==> flow/design.v <==
module mul_A (CLK, RESETn, a, b, y);
	parameter bw = 32;
	input [bw-1:0] a, b;
	input CLK;
	input RESETn;
	output [2*bw-1:0] y;
	reg [bw-1:0] a_pipe [bw-1:0];
	reg [bw-1:0] b_pipe [bw-1:0];
	reg [2*bw-1:0] partials [bw-1:0];
	genvar i, j;
	for(i=0; i<bw; i=i+1) begin : gen1
		always@(posedge CLK) begin
			if(!RESETn) begin
				a_pipe[i] <= 0;
				b_pipe[i] <= 0;
				partials[i] <= 0;
			end
			else begin
				if(i==0) begin
					a_pipe[i] <= a;
					b_pipe[i] <= b;
					partials[i] <=(a_pipe[i][i] ? b_pipe[i] << i : 0);
				end
				else begin
					a_pipe[i] <= a_pipe[i-1];
					b_pipe[i] <= b_pipe[i-1];
					partials[i] <=(a_pipe[i][i] ? b_pipe[i] << i : 0) + partials[i-1];
				end				
			end
		end
	end
	assign y = partials[bw-1];
endmodule
export LEC_CHECK = 0
export CAP_MARGIN = 20
export CORE_MARGIN = 2
export CORE_UTILIZATION = 72
export CTS_CLUSTER_SIZE = 20
export SLEW_MARGIN = 20
create_clock -name core_clock -period 2.88 [get_ports {CLK}]
run.sh (not shown) runs the stock make flow with config.mk's settings and CLKGATE_MAP_FILE=.
The first run failed in 5_1_grt, error GRT-0232.
Then changed:
--- a/flow/config.mk
+++ b/flow/config.mk
@@ -10 +10,2 @@
-export CORE_UTILIZATION = 72
+export CORE_UTILIZATION = 70
+export CTS_CLUSTER_DIAMETER = 92
This time the run ran to the end with violations: negative setup slack.
Die area increases by a few percent.
Area after synthesis stays the same.
Synthesized cell count stays the same.
Then changed:
--- a/flow/config.mk
+++ b/flow/config.mk
@@ -10,3 +10,4 @@
-export CORE_UTILIZATION = 70
-export CTS_CLUSTER_DIAMETER = 92
-export CTS_CLUSTER_SIZE = 20
+export CORE_UTILIZATION = 72
+export CTS_CLUSTER_SIZE = 40
+export PLACE_DENSITY = 0.41
+export SETUP_SLACK_MARGIN = 0.97
==> flow/constraint.sdc (replaced) <==
create_clock -name core_clock -period 3.64 [get_ports {CLK}]
set_input_delay 0.7280 -clock core_clock [delete_from_list [all_inputs] [get_ports {CLK}]]
set_output_delay 0.7280 -clock core_clock [all_outputs]
set_load 0.01 [all_outputs]
The changed run did not get past 5_1_grt.
Die area decreases by about 2.8%.
Synthesized area does not change.
Synthesized cell count is unchanged.
Then changed:
--- a/flow/config.mk
+++ b/flow/config.mk
@@ -11,3 +11,2 @@
-export CTS_CLUSTER_SIZE = 40
-export PLACE_DENSITY = 0.41
-export SETUP_SLACK_MARGIN = 0.97
+export PLACE_DENSITY = 0.95
+export SETUP_SLACK_MARGIN = 0.21
Result: This time the run reached the layout checks and failed them: negative setup slack; synthesized area stays the same; synthesized cell count is unchanged; die area is unchanged.
Then changed:
--- a/flow/config.mk
+++ b/flow/config.mk
@@ -7,0 +8 @@
+export ABC_AREA = 1
@@ -8,0 +10 @@
+export CORE_ASPECT_RATIO = 1.28
@@ -11,2 +13,2 @@
-export PLACE_DENSITY = 0.95
-export SETUP_SLACK_MARGIN = 0.21
+export CTS_CLUSTER_SIZE = 10
+export SETUP_SLACK_MARGIN = 0.29
==> flow/constraint.sdc (replaced) <==
create_clock -name core_clock -period 4.08 [get_ports {CLK}]
set_input_delay 0.8160 -clock core_clock [delete_from_list [all_inputs] [get_ports {CLK}]]
set_output_delay 0.8160 -clock core_clock [all_outputs]
set_load 0.01 [all_outputs]
Outcome:
- The changed run finished with timing, DRC and antenna clean
- total power is lower by about 11%
- synthesized cell count goes up by about 90%
- core utilization is lower by 2.2 points
- cell area increases by about 20%

RTL: the design.v shown in full above, as it stands there.
Settings: LEC_CHECK=0, ABC_AREA=0, CAP_MARGIN=20, CELL_PAD_IN_SITES_DETAIL_PLACEMENT=0, CELL_PAD_IN_SITES_GLOBAL_PLACEMENT=0, CORE_ASPECT_RATIO=1.81, CORE_MARGIN=2, CORE_UTILIZATION=63, GPL_TIMING_DRIVEN=1, MAX_ROUTING_LAYER=met5, PLACE_DENSITY=0.57, SETUP_SLACK_MARGIN=0.52, SLEW_MARGIN=20, TNS_END_PERCENT=50; clock period 3.15 ns.
The baseline finished but failed the layout checks on negative setup slack.
Then changed:
- ABC_AREA: 0 -> unset
- CELL_PAD_IN_SITES_DETAIL_PLACEMENT: 0 -> unset
- CELL_PAD_IN_SITES_GLOBAL_PLACEMENT: 0 -> unset
- CORE_ASPECT_RATIO: 1.81 -> unset
- CORE_UTILIZATION: 63 -> 72
- CTS_CLUSTER_SIZE: unset -> 31
- GPL_TIMING_DRIVEN: 1 -> unset
- MAX_ROUTING_LAYER: met5 -> unset
- PLACE_DENSITY: 0.57 -> unset
- SETUP_SLACK_MARGIN: 0.52 -> 0.97
- TNS_END_PERCENT: 50 -> unset
- clock period: 3.15 -> 3.64 ns (I/O delays scaled with it)
Result: With this change the flow aborted during 5_1_grt; synthesized cell count is unchanged; synthesized area stays the same; die area went down by 12%.
Then changed:
- ABC_AREA: unset -> 1
- CTS_CLUSTER_SIZE: 31 -> 10
- SETUP_SLACK_MARGIN: 0.97 -> 0.13
- clock period: 3.64 -> 1.45 ns (I/O delays scaled with it)
Outcome: The new run never finished: it broke off in 5_1_grt, error GRT-0116. Die size came out higher by 23%. Synthesized cell count came out higher by 86%. Area after synthesis came out higher by 23%.

Starts from the design.v that is shown in full above.
Settings: LEC_CHECK=0, CAP_MARGIN=20, CELL_PAD_IN_SITES_DETAIL_PLACEMENT=2, CORE_MARGIN=2, CORE_UTILIZATION=40, CTS_CLUSTER_DIAMETER=74, SLEW_MARGIN=20, TNS_END_PERCENT=65; clock period 5.0 ns.
The first run completed and failed the layout checks on max-capacitance violations, max-slew violations, negative setup slack.
Then changed:
CELL_PAD_IN_SITES_DETAIL_PLACEMENT = not set   (was 2)
CTS_CLUSTER_DIAMETER = not set   (was 74)
TNS_END_PERCENT = not set   (was 65)
clock period = 4.2 ns   (was 5.0 ns; I/O delays follow)
After rerunning:
- The changed run finished with timing, DRC and antenna clean
- wire length went down by well over a third
- power climbs by roughly a tenth
- global-route usage fell by 17 points
- clock skew went down by 51 ps
- hold slack improves by 28 ps
- core utilization decreases by 0.14 points
- first-iteration DRC count shrinks by well over a third
- register-to-register slack improved by 2400 ps
- area after synthesis stays the same
Then changed:
CORE_UTILIZATION = 72   (was 40)
CTS_CLUSTER_DIAMETER = 97   (was not set)
CTS_CLUSTER_SIZE = 33   (was not set)
SETUP_SLACK_MARGIN = 1.02   (was not set)
clock period = 3.55 ns   (was 4.2 ns; I/O delays follow)
The new run stopped in global routing (5_1_grt).
Die area goes down by about 44%.
Synthesized area does not change.
Synthesized cell count is unchanged.
Then changed:
ABC_AREA = 1   (was not set)
CTS_CLUSTER_DIAMETER = not set   (was 97)
CTS_CLUSTER_SIZE = not set   (was 33)
SETUP_SLACK_MARGIN = not set   (was 1.02)
clock period = 1.45 ns   (was 3.55 ns; I/O delays follow)
Outcome: The changed run aborted during clock tree synthesis (4_1_cts) (DPL-0033). Area after synthesis goes up by 23%. Die area grows by 23%. Synthesized cell count is higher by about 90%.
Then changed:
ABC_AREA = not set   (was 1)
CTS_CLUSTER_DIAMETER = 92   (was not set)
CTS_CLUSTER_SIZE = 20   (was not set)
SETUP_SLACK_MARGIN = 0.37   (was not set)
clock period = 3.43 ns   (was 1.45 ns; I/O delays follow)
With this change the flow finished clean; die area came out lower by 19%; area after synthesis came out lower by 19%; synthesized cell count came out lower by 46%.
Then changed:
CORE_UTILIZATION = 20   (was 72)
CTS_CLUSTER_DIAMETER = not set   (was 92)
CTS_CLUSTER_SIZE = not set   (was 20)
SETUP_SLACK_MARGIN = not set   (was 0.37)
clock period = 4.2 ns   (was 3.43 ns; I/O delays follow)
Count of clock-buffer cells in the layout came out higher by 263. Area after synthesis stays the same. Design area rose by 5.4%. Routed wire length falls by 11%. Non-clock buffer count decreases by 284. Worst hold slack gains 55 ps. Clock skew decreases by 15 ps. Via count goes down by 8.1%.

JK:
Starts from the design.v that is shown in full above.
Settings: LEC_CHECK=0, CAP_MARGIN=20, CORE_MARGIN=2, CORE_UTILIZATION=72, CTS_CLUSTER_SIZE=33, SETUP_SLACK_MARGIN=0.21, SLEW_MARGIN=20; clock period 3.64 ns.
JK had finished all stages when the layout checks came back failing, citing negative setup slack.
The following lists how MS was set up differently from JK:
-- flow/config.mk --
<<< JK, line 10
export CORE_UTILIZATION = 72
export CTS_CLUSTER_SIZE = 33
export SETUP_SLACK_MARGIN = 0.21
export SLEW_MARGIN = 20
>>> MS, line 10
export CORE_UTILIZATION = 72
export CTS_CLUSTER_DIAMETER = 92
export CTS_CLUSTER_SIZE = 20
export PLACE_DENSITY = 0.65
export SETUP_SLACK_MARGIN = -0.19
export SLEW_MARGIN = 20
==> flow/constraint.sdc <==
create_clock -name core_clock -period 2.88 [get_ports {CLK}]
set_input_delay 0.5760 -clock core_clock [delete_from_list [all_inputs] [get_ports {CLK}]]
set_output_delay 0.5760 -clock core_clock [all_outputs]
set_load 0.01 [all_outputs]
Findings:
Of JK and MS, the run reporting the lower critical-path maximum fanout was JK. Compared with JK, MS shows a higher met2 wirelength from detailed routing. From the logs: MS reached the end of the flow and failed the layout checks with negative setup slack. On MS: met1 usage is 0.39 points higher than what JK gave. As far as worst-case clock skew is concerned, JK and MS perform about the same. Utilization in MS is 3.3 points higher than in JK. Delta (MS minus JK): total antenna diodes in the routed design down 4; sequential share of layout area down 1.6 points.
Changes in AL relative to MS:
-- flow/config.mk --
<<< MS, line 9
export CORE_MARGIN = 2
export CORE_UTILIZATION = 72
export CTS_CLUSTER_DIAMETER = 92
export CTS_CLUSTER_SIZE = 20
export PLACE_DENSITY = 0.65
export SETUP_SLACK_MARGIN = -0.19
export SLEW_MARGIN = 20
>>> AL, line 9
export CORE_MARGIN = 2
export CORE_UTILIZATION = 68
export CTS_CLUSTER_SIZE = 33
export SLEW_MARGIN = 20
export TNS_END_PERCENT = 5
==> flow/constraint.sdc <==
create_clock -name core_clock -period 2.96 [get_ports {CLK}]
set_input_delay 0.5920 -clock core_clock [delete_from_list [all_inputs] [get_ports {CLK}]]
set_output_delay 0.5920 -clock core_clock [all_outputs]
set_load 0.01 [all_outputs]
==> results <==
Final checks on AL, whose flow otherwise completed, came back failing, citing negative setup slack.
[compare] base=MS new=AL: average detailed-routed wire length per instance decreased about 3.3%, normalized max-slew margin fell by 0.55 points, part of the cycle the worst path needs has increased.
MS has a lower cell internal power dissipation than AL.
Worst-path maximum fanout up 3 in AL wrt MS
| final hold slack | higher: AL |
AL — insertion delay of the later-clocked pin in the worst-skew pair 50 ps higher, MS as reference
Delta (AL minus MS): slack of the critical path went down; clock network power share went up; global-route usage over all layers went down.
H-tree depth was lower in the run labelled MS.

## old
RTL: the design.v shown in full above, as it stands there.
make LEC_CHECK=0 CAP_MARGIN=20 CELL_PAD_IN_SITES_DETAIL_PLACEMENT=2 CORE_ASPECT_RATIO=0.65 CORE_MARGIN=2 CORE_UTILIZATION=49 CTS_CLUSTER_DIAMETER=74 HOLD_SLACK_MARGIN=-0.05 MAX_ROUTING_LAYER=met4 MIN_ROUTING_LAYER=met2 SLEW_MARGIN=20 TNS_END_PERCENT=60 finish   # period 5.0 ns
Stage in which a tool error killed old: 3_5_place_dp.
Inputs modified between old and new:
- CELL_PAD_IN_SITES_DETAIL_PLACEMENT removed (was 2)
- CORE_UTILIZATION changed from 49 to 40
- MAX_ROUTING_LAYER removed (was met4)
- MIN_ROUTING_LAYER changed from met2 to met1
- HOLD_SLACK_MARGIN removed (was -0.05)
- CORE_ASPECT_RATIO removed (was 0.65)
- TNS_END_PERCENT removed (was 60)
- CTS_CLUSTER_DIAMETER changed from 74 to 27
- CELL_PAD_IN_SITES_GLOBAL_PLACEMENT newly set to 2
- SLEW_MARGIN changed from 20 to 40
## What came out
new | stages: all done | timing, DRC, antenna: all pass. old has a lower area of the core than new. Taking old as the reference, in new post-synthesis chip area from yosys did not really move; area after synthesis did not really move; routability congestion estimate went down. Compared with old, die span in x in new decreased by more than 10%. new does worse than old on die area.

## the baseline
// mul_A: RTL as listed in full above, without the edits since
Settings: LEC_CHECK=0, ABC_AREA=0, CAP_MARGIN=20, CELL_PAD_IN_SITES_DETAIL_PLACEMENT=0, CELL_PAD_IN_SITES_GLOBAL_PLACEMENT=0, CORE_ASPECT_RATIO=0.79, CORE_MARGIN=2, CORE_UTILIZATION=70, CTS_CLUSTER_DIAMETER=85, GPL_TIMING_DRIVEN=1, MAX_ROUTING_LAYER=met5, SETUP_SLACK_MARGIN=-0.05, SLEW_MARGIN=20, TNS_END_PERCENT=100; clock period 3.05 ns.
Completing all stages was not enough for the baseline: its layout failed the final checks because of setup timing.
For the candidate, these inputs were changed with respect to the baseline:
Settings: swapping -0.05 for 0.6 in SETUP_SLACK_MARGIN; swapping 85 for 27 in CTS_CLUSTER_DIAMETER; putting HOLD_SLACK_MARGIN at -0.09 where nothing was set; putting PLACE_DENSITY_LB_ADDON at 0.19 where nothing was set; swapping 100 for 50 in TNS_END_PERCENT; swapping 0.79 for 1.81 in CORE_ASPECT_RATIO; swapping 70 for 72 in CORE_UTILIZATION; putting CTS_CLUSTER_SIZE at 100 where nothing was set; swapping 3.05 for 2.49 in the clock period (ns, I/O delays scaled along).
--- outcome ---
clock tree synthesis: the candidate exited with error. HPWL after detailed placement: the candidate > the baseline. Going from the baseline to the candidate, standard cell area after detailed placement grows by about 10%. The candidate -> the baseline: post-synthesis instance area delta 0, exact match.

Setup of run M:
RTL: the design.v shown in full above, as it stands there.
make LEC_CHECK=0 CAP_MARGIN=20 CELL_PAD_IN_SITES_GLOBAL_PLACEMENT=2 CORE_MARGIN=2 CORE_UTILIZATION=40 MIN_ROUTING_LAYER=met2 SLEW_MARGIN=30 finish   # period 5.0 ns
What run E does differently from run M at the input level:
Settings: GPL_ROUTABILITY_DRIVEN now 0, previously not set; SLEW_MARGIN now 5, was 30; SETUP_SLACK_MARGIN now 1.49, previously not set; CELL_PAD_IN_SITES_DETAIL_PLACEMENT now 0, previously not set; CORE_ASPECT_RATIO now 0.6, previously not set; CTS_CLUSTER_DIAMETER now 27, previously not set.
==> comparison <==
Run E did not stop at any stage, and its layout met the timing, design-rule and antenna checks.
Run M → run E: hold slack essentially unchanged, count of buffering cells on the critical path with inverters included grew by 1, maximum fanout encountered on the critical timing path moved down.
Origin of the worst setup path = a_pipe[10][10]$_SDFF_PN0_: run E; origin of the worst setup path = a_pipe[19][19]$_SDFF_PN0_: run M
Power is estimated from default activity; no workload was simulated.
